run 1:
==> flow/design.v <==
`timescale 1ns / 1ps
module counter #(size = 8) (clk, rst, ld, ld_val, en, up, val);
    input                 clk, rst, ld, en, up;
    input      [size-1:0] ld_val;
    output reg [size-1:0] val;
    always @(posedge clk, posedge rst) begin
        if (rst) begin
            val <= 0;
        end else if (ld) begin
            val <= ld_val;
        end else if (en) begin
            val <= (up) ? val+1 : val-1;
        end
    end
endmodule
module barrelshift #(size = 8) (barrel_in, barrel, right, barrel_out);
    input      signed [size-1:0] barrel_in;
    input                  [3:0] barrel;
    input                        right;
    output reg signed [size-1:0] barrel_out;
    always @(barrel_in, barrel, right) begin
        barrel_out = barrel_in;
        if (barrel == 1) begin
            barrel_out = (right) ? barrel_in >>> 1 : barrel_in <<< 1;
        end else if (barrel == 2) begin
            barrel_out = (right) ? barrel_in >>> 2 : barrel_in <<< 2;
        end else if (barrel == 3) begin
            barrel_out = (right) ? barrel_in >>> 3 : barrel_in <<< 3;
        end else if (barrel == 4) begin
            barrel_out = (right) ? barrel_in >>> 4 : barrel_in <<< 4;
        end else if (barrel == 5) begin
            barrel_out = (right) ? barrel_in >>> 5 : barrel_in <<< 5;
        end else if (barrel == 6) begin
            barrel_out = (right) ? barrel_in >>> 6 : barrel_in <<< 6;
        end else if (barrel == 7) begin
            barrel_out = (right) ? barrel_in >>> 7 : barrel_in <<< 7;
        end else if (barrel == 8) begin
            barrel_out = (right) ? barrel_in >>> 8 : barrel_in <<< 8;
        end else if (barrel == 9) begin
            barrel_out = (right) ? barrel_in >>> 9 : barrel_in <<< 9;
        end else if (barrel == 10) begin
            barrel_out = (right) ? barrel_in >>> 10 : barrel_in <<< 10;
        end else if (barrel == 11) begin
            barrel_out = (right) ? barrel_in >>> 11 : barrel_in <<< 11;
        end else if (barrel == 12) begin
            barrel_out = (right) ? barrel_in >>> 12 : barrel_in <<< 12;
        end else if (barrel == 13) begin
            barrel_out = (right) ? barrel_in >>> 13 : barrel_in <<< 13;
        end else if (barrel == 14) begin
            barrel_out = (right) ? barrel_in >>> 14 : barrel_in <<< 14;
        end else if (barrel == 15) begin
            barrel_out = (right) ? barrel_in >>> 15 : barrel_in <<< 15;
        end
    end
endmodule
module register #(size = 8) (clk, rst, ld, ld_val, val);
    input clk, rst, ld;
    input      signed [size-1:0] ld_val;
    output reg signed [size-1:0] val;
    always @(posedge clk, posedge rst) begin
        if (rst) begin
            val <= 0;
        end else if (ld) begin
            val <= ld_val;
        end
    end
endmodule
module cordic (clk, rst, s, angle, done, sine, cosine);
    input                   clk, rst, s;
    input   signed  [31:0]  angle;
    output  reg             done;
    output  signed  [31:0]  sine, cosine;
    reg              [1:0]  y, yn;
    wire                    z;
    wire             [3:0]  cntr_val0;
    wire    signed  [31:0]  atan [0:15];
    reg                     reg_ld_angle, reg_ld_sine, reg_ld_cosine, cntr_ld0, cntr_en0;
    wire    signed  [31:0]  reg_ld_val_angle, reg_ld_val_sine, reg_ld_val_cosine;
    wire    signed  [31:0]  reg_val_angle, reg_val_sine, reg_val_cosine, bshft_val_cosine, bshft_val_sine;
    assign atan[0]  = 450_000_000;
    assign atan[1]  = 265_650_512;
    assign atan[2]  = 140_362_435;
    assign atan[3]  = 071_250_163;
    assign atan[4]  = 035_763_344;
    assign atan[5]  = 017_899_106;
    assign atan[6]  = 008_951_737;
    assign atan[7]  = 004_476_142;
    assign atan[8]  = 002_381_050;
    assign atan[9]  = 001_119_057;
    assign atan[10] = 000_559_529;
    assign atan[11] = 000_279_765;
    assign atan[12] = 000_139_882;
    assign atan[13] = 000_069_941;
    assign atan[14] = 000_034_971;
    assign atan[15] = 000_017_485;
    always @(posedge clk, posedge rst) begin
        if (rst) begin
            y <= 0;
        end else begin
            y <= yn;
        end
    end
    always @(y, s, z) begin
        case (y)
            0: begin
                if (~s) begin
                    yn <= 0;
                end else begin
                    yn <= 1;
                end
            end
            1: begin
                if (~z) begin
                    yn <= 1;
                end else begin
                    yn <= 2;
                end
            end
            2: begin
                if (s) begin
                    yn <= 2;
                end else begin
                    yn <= 0;
                end
            end
            default: yn <= 2'bxx;
        endcase
    end
    always @(y, s) begin
        reg_ld_angle = 0; reg_ld_sine = 0; reg_ld_cosine = 0; cntr_ld0 = 0; cntr_en0 = 0; done = 0;
        case (y)
            0: begin
                reg_ld_angle = 1; cntr_ld0 = 1;
                if (s) begin
                    reg_ld_sine = 1; reg_ld_cosine = 1;
                end
            end
            1: begin
                reg_ld_angle = 1; reg_ld_sine = 1; reg_ld_cosine = 1; cntr_en0 = 1;
            end
            2: begin
                done = 1;
            end
        endcase
    end
    assign reg_ld_val_angle = (y == 0) ? angle : (reg_val_angle >= 000_000_000) ? 
        reg_val_angle - atan[cntr_val0] : reg_val_angle + atan[cntr_val0];
    assign reg_ld_val_cosine = (y == 0) ? 006_073_000 : (reg_val_angle >= 000_000_000) ?
        reg_val_cosine - bshft_val_sine : reg_val_cosine + bshft_val_sine;
    assign reg_ld_val_sine = (y == 0) ? 000_000_000 : (reg_val_angle >= 000_000_000) ?
        reg_val_sine + bshft_val_cosine : reg_val_sine - bshft_val_cosine;
    assign z = (cntr_val0 == 15);
    counter   #(4) c0 (clk, rst, cntr_ld0, 0, cntr_en0, 1, cntr_val0);
    register #(32) r_angle (clk, rst, reg_ld_angle, reg_ld_val_angle, reg_val_angle);
    register #(32) r_cosine (clk, rst, reg_ld_cosine, reg_ld_val_cosine, reg_val_cosine);
    register #(32) r_sine (clk, rst, reg_ld_sine, reg_ld_val_sine, reg_val_sine);
    barrelshift #(32) b_cosine (reg_val_cosine, cntr_val0, 1, bshft_val_cosine);
    barrelshift #(32) b_sine (reg_val_sine, cntr_val0, 1, bshft_val_sine);
    assign sine = reg_val_sine;
    assign cosine = reg_val_cosine;
endmodule
Settings: LEC_CHECK=0, CAP_MARGIN=20, CELL_PAD_IN_SITES_DETAIL_PLACEMENT=1, CELL_PAD_IN_SITES_GLOBAL_PLACEMENT=1, CORE_ASPECT_RATIO=0.58, CORE_MARGIN=9, CORE_UTILIZATION=20, CTS_CLUSTER_SIZE=21, GPL_ROUTABILITY_DRIVEN=0, HOLD_SLACK_MARGIN=0.15, MIN_ROUTING_LAYER=met2, SETUP_SLACK_MARGIN=0.7, SLEW_MARGIN=10; clock period 4.01 ns.
run.sh (not shown) runs the stock make flow with config.mk's settings and CLKGATE_MAP_FILE=.
For run 1, the flow was terminated by a tool error in global routing and produced no final design.
Input changes introduced in run 2 (baseline for comparison: run 1):
==> flow/config.mk <==
export PLATFORM = sky130hd
export DESIGN_NAME = cordic
export DESIGN_NICKNAME = cordic
export VERILOG_FILES = /design/flow/design.v
export SDC_FILE = /design/flow/constraint.sdc
export NUM_CORES = 4
export LEC_CHECK = 0
export CAP_MARGIN = 20
export CORE_MARGIN = 2
export CORE_UTILIZATION = 29
export SETUP_SLACK_MARGIN = 0.3
export SLEW_MARGIN = 20
==> flow/constraint.sdc <==
create_clock -name core_clock -period 10.5 [get_ports {clk}]
set_input_delay 2.1000 -clock core_clock [delete_from_list [all_inputs] [get_ports {clk}]]
set_output_delay 2.1000 -clock core_clock [all_outputs]
set_load 0.01 [all_outputs]
==> comparison <==
- Run 2: no failed stages, no open violations at the end
- Looking only at worst slack at placement, and setting everything else aside, the lower value of run 2 and run 1 goes to run 1.
- Between run 2 and run 1, initial standard-cell utilization of the core is lower for run 1, run 2 comes in above that.
- As far as average footprint of a synthesized cell goes, run 2 and run 1 are indistinguishable; the numbers are identical.
- Reported for run 2 and run 1, share of synthesized area spent on multiplexers turned out identical to the last digit.
- Detailed placer's ending HPWL is lower on run 2
- Per the comparison of run 2 with run 1, core area decreased by about 30% relative to the old numbers; number of enable flip-flop cells held steady.
- From run 1 to run 2 the numbers moved as follows: total number of placement rows higher, die area saw a decrease, buffer count from post-CTS setup fixing down 65.
- Sort run 2 and run 1 by post-cts resize count, ascending, and run 2 comes first.
Relative to run 2, the following input files were edited for run 3:
--- a/flow/config.mk
+++ b/flow/config.mk
@@ -6,7 +6,11 @@
 export NUM_CORES = 4
 export LEC_CHECK = 0
+export ABC_AREA = 1
 export CAP_MARGIN = 20
 export CORE_MARGIN = 2
-export CORE_UTILIZATION = 29
+export CORE_UTILIZATION = 72
+export CTS_CLUSTER_DIAMETER = 350
+export CTS_CLUSTER_SIZE = 100
+export PLACE_DENSITY = 0.43
 export SETUP_SLACK_MARGIN = 0.3
 export SLEW_MARGIN = 20
==> flow/constraint.sdc <==
create_clock -name core_clock -period 4.32 [get_ports {clk}]
set_input_delay 0.8640 -clock core_clock [delete_from_list [all_inputs] [get_ports {clk}]]
set_output_delay 0.8640 -clock core_clock [all_outputs]
set_load 0.01 [all_outputs]
Notes after the runs:
No final results exist for run 3, since it was stopped by error DPL-0033 during detailed placement. Compared to run 2, run 3 has synthesized chip area reported by yosys 2.0% higher. In run 3, the parity-gate share of the synthesized area counting xor and xnor cells came out 3.0 points below the value in run 2. Prevailing logic family in the synthesized netlist = simple AND/OR/NAND/NOR gates: run 3; prevailing logic family in the synthesized netlist = AND-OR/OR-AND gates: run 2. Delta (run 3 minus run 2): number of placement rows decreased 34; core box area decreased by about 60% relative to the old numbers. Relative to run 2, simple-gate area share of the yosys netlist has increased by 14 points in run 3. Die extent in x: run 2 and run 3 compared, lower one is run 3.
Input-level comparison between run 4 and run 3:
==> flow/config.mk <==
export PLATFORM = sky130hd
export DESIGN_NAME = cordic
export DESIGN_NICKNAME = cordic
export VERILOG_FILES = /design/flow/design.v
export SDC_FILE = /design/flow/constraint.sdc
export NUM_CORES = 4
export LEC_CHECK = 0
export ABC_AREA = 0
export CAP_MARGIN = 20
export CELL_PAD_IN_SITES_GLOBAL_PLACEMENT = 0
export CORE_MARGIN = 2
export CORE_UTILIZATION = 43
export GPL_ROUTABILITY_DRIVEN = 1
export HOLD_SLACK_MARGIN = 0.29
export MAX_ROUTING_LAYER = met5
export SETUP_SLACK_MARGIN = 0.5
export SLEW_MARGIN = 20
==> flow/constraint.sdc <==
create_clock -name core_clock -period 5.3 [get_ports {clk}]
set_input_delay 1.0600 -clock core_clock [delete_from_list [all_inputs] [get_ports {clk}]]
set_output_delay 1.0600 -clock core_clock [all_outputs]
set_load 0.01 [all_outputs]
--- outcome ---
Relative to run 3, post-synthesis share of cell area spent on and-or and or-and gates has increased by 13 points in run 4. Die size in run 4 is about 60% above run 3. No crash in run 4: every stage finished, but the layout fails its final checks due to negative setup slack. [diff] area of the mapped netlist, run 4 relative to run 3: improvement. From run 3 to run 4 the numbers moved as follows: die outline width went up, number of instances in the synthesized netlist -about 22%.
> inputs changed (run 4 -> run 5)
==> flow/config.mk <==
export PLATFORM = sky130hd
export DESIGN_NAME = cordic
export DESIGN_NICKNAME = cordic
export VERILOG_FILES = /design/flow/design.v
export SDC_FILE = /design/flow/constraint.sdc
export NUM_CORES = 4
export LEC_CHECK = 0
export CAP_MARGIN = 20
export CORE_MARGIN = 2
export CORE_UTILIZATION = 46
export SETUP_SLACK_MARGIN = 0.3
export SLEW_MARGIN = 20
==> flow/constraint.sdc <==
create_clock -name core_clock -period 6.38 [get_ports {clk}]
set_input_delay 1.2760 -clock core_clock [delete_from_list [all_inputs] [get_ports {clk}]]
set_output_delay 1.2760 -clock core_clock [all_outputs]
set_load 0.01 [all_outputs]
Findings:
Run 5 went all the way through the flow, and no timing, DRC or antenna check failed. Cell count: run 5 lower than run 4. Summary of the comparison: fraction of met2 tracks used by global routing is lower in run 5, relative to run 4. The arrival time reported for the critical path endpoint of run 5 is higher than that of run 4. As far as synthesized area goes, run 5 and run 4 are indistinguishable; the numbers are identical.
What run 6 does differently from run 5 at the input level:
--- a/flow/config.mk
+++ b/flow/config.mk
@@ -7,6 +7,8 @@
 export LEC_CHECK = 0
 export CAP_MARGIN = 20
+export CORE_ASPECT_RATIO = 1.41
 export CORE_MARGIN = 2
-export CORE_UTILIZATION = 46
-export SETUP_SLACK_MARGIN = 0.3
+export CORE_UTILIZATION = 51
+export SETUP_SLACK_MARGIN = 1.86
 export SLEW_MARGIN = 20
+export TNS_END_PERCENT = 5
==> flow/constraint.sdc <==
create_clock -name core_clock -period 6.74 [get_ports {clk}]
set_input_delay 1.3480 -clock core_clock [delete_from_list [all_inputs] [get_ports {clk}]]
set_output_delay 1.3480 -clock core_clock [all_outputs]
set_load 0.01 [all_outputs]
[summary]
The run showing the smaller antenna diode count is run 5.
Between run 5 and run 6, the sequential share of layout area does not differ in any meaningful way.
Compared with run 5, in run 6 routed via count divided by cell count increased by about 5% relative to the old numbers; number of detailed-routing iterations run before antenna repair climbed 10; post-route worst hold slack went up.
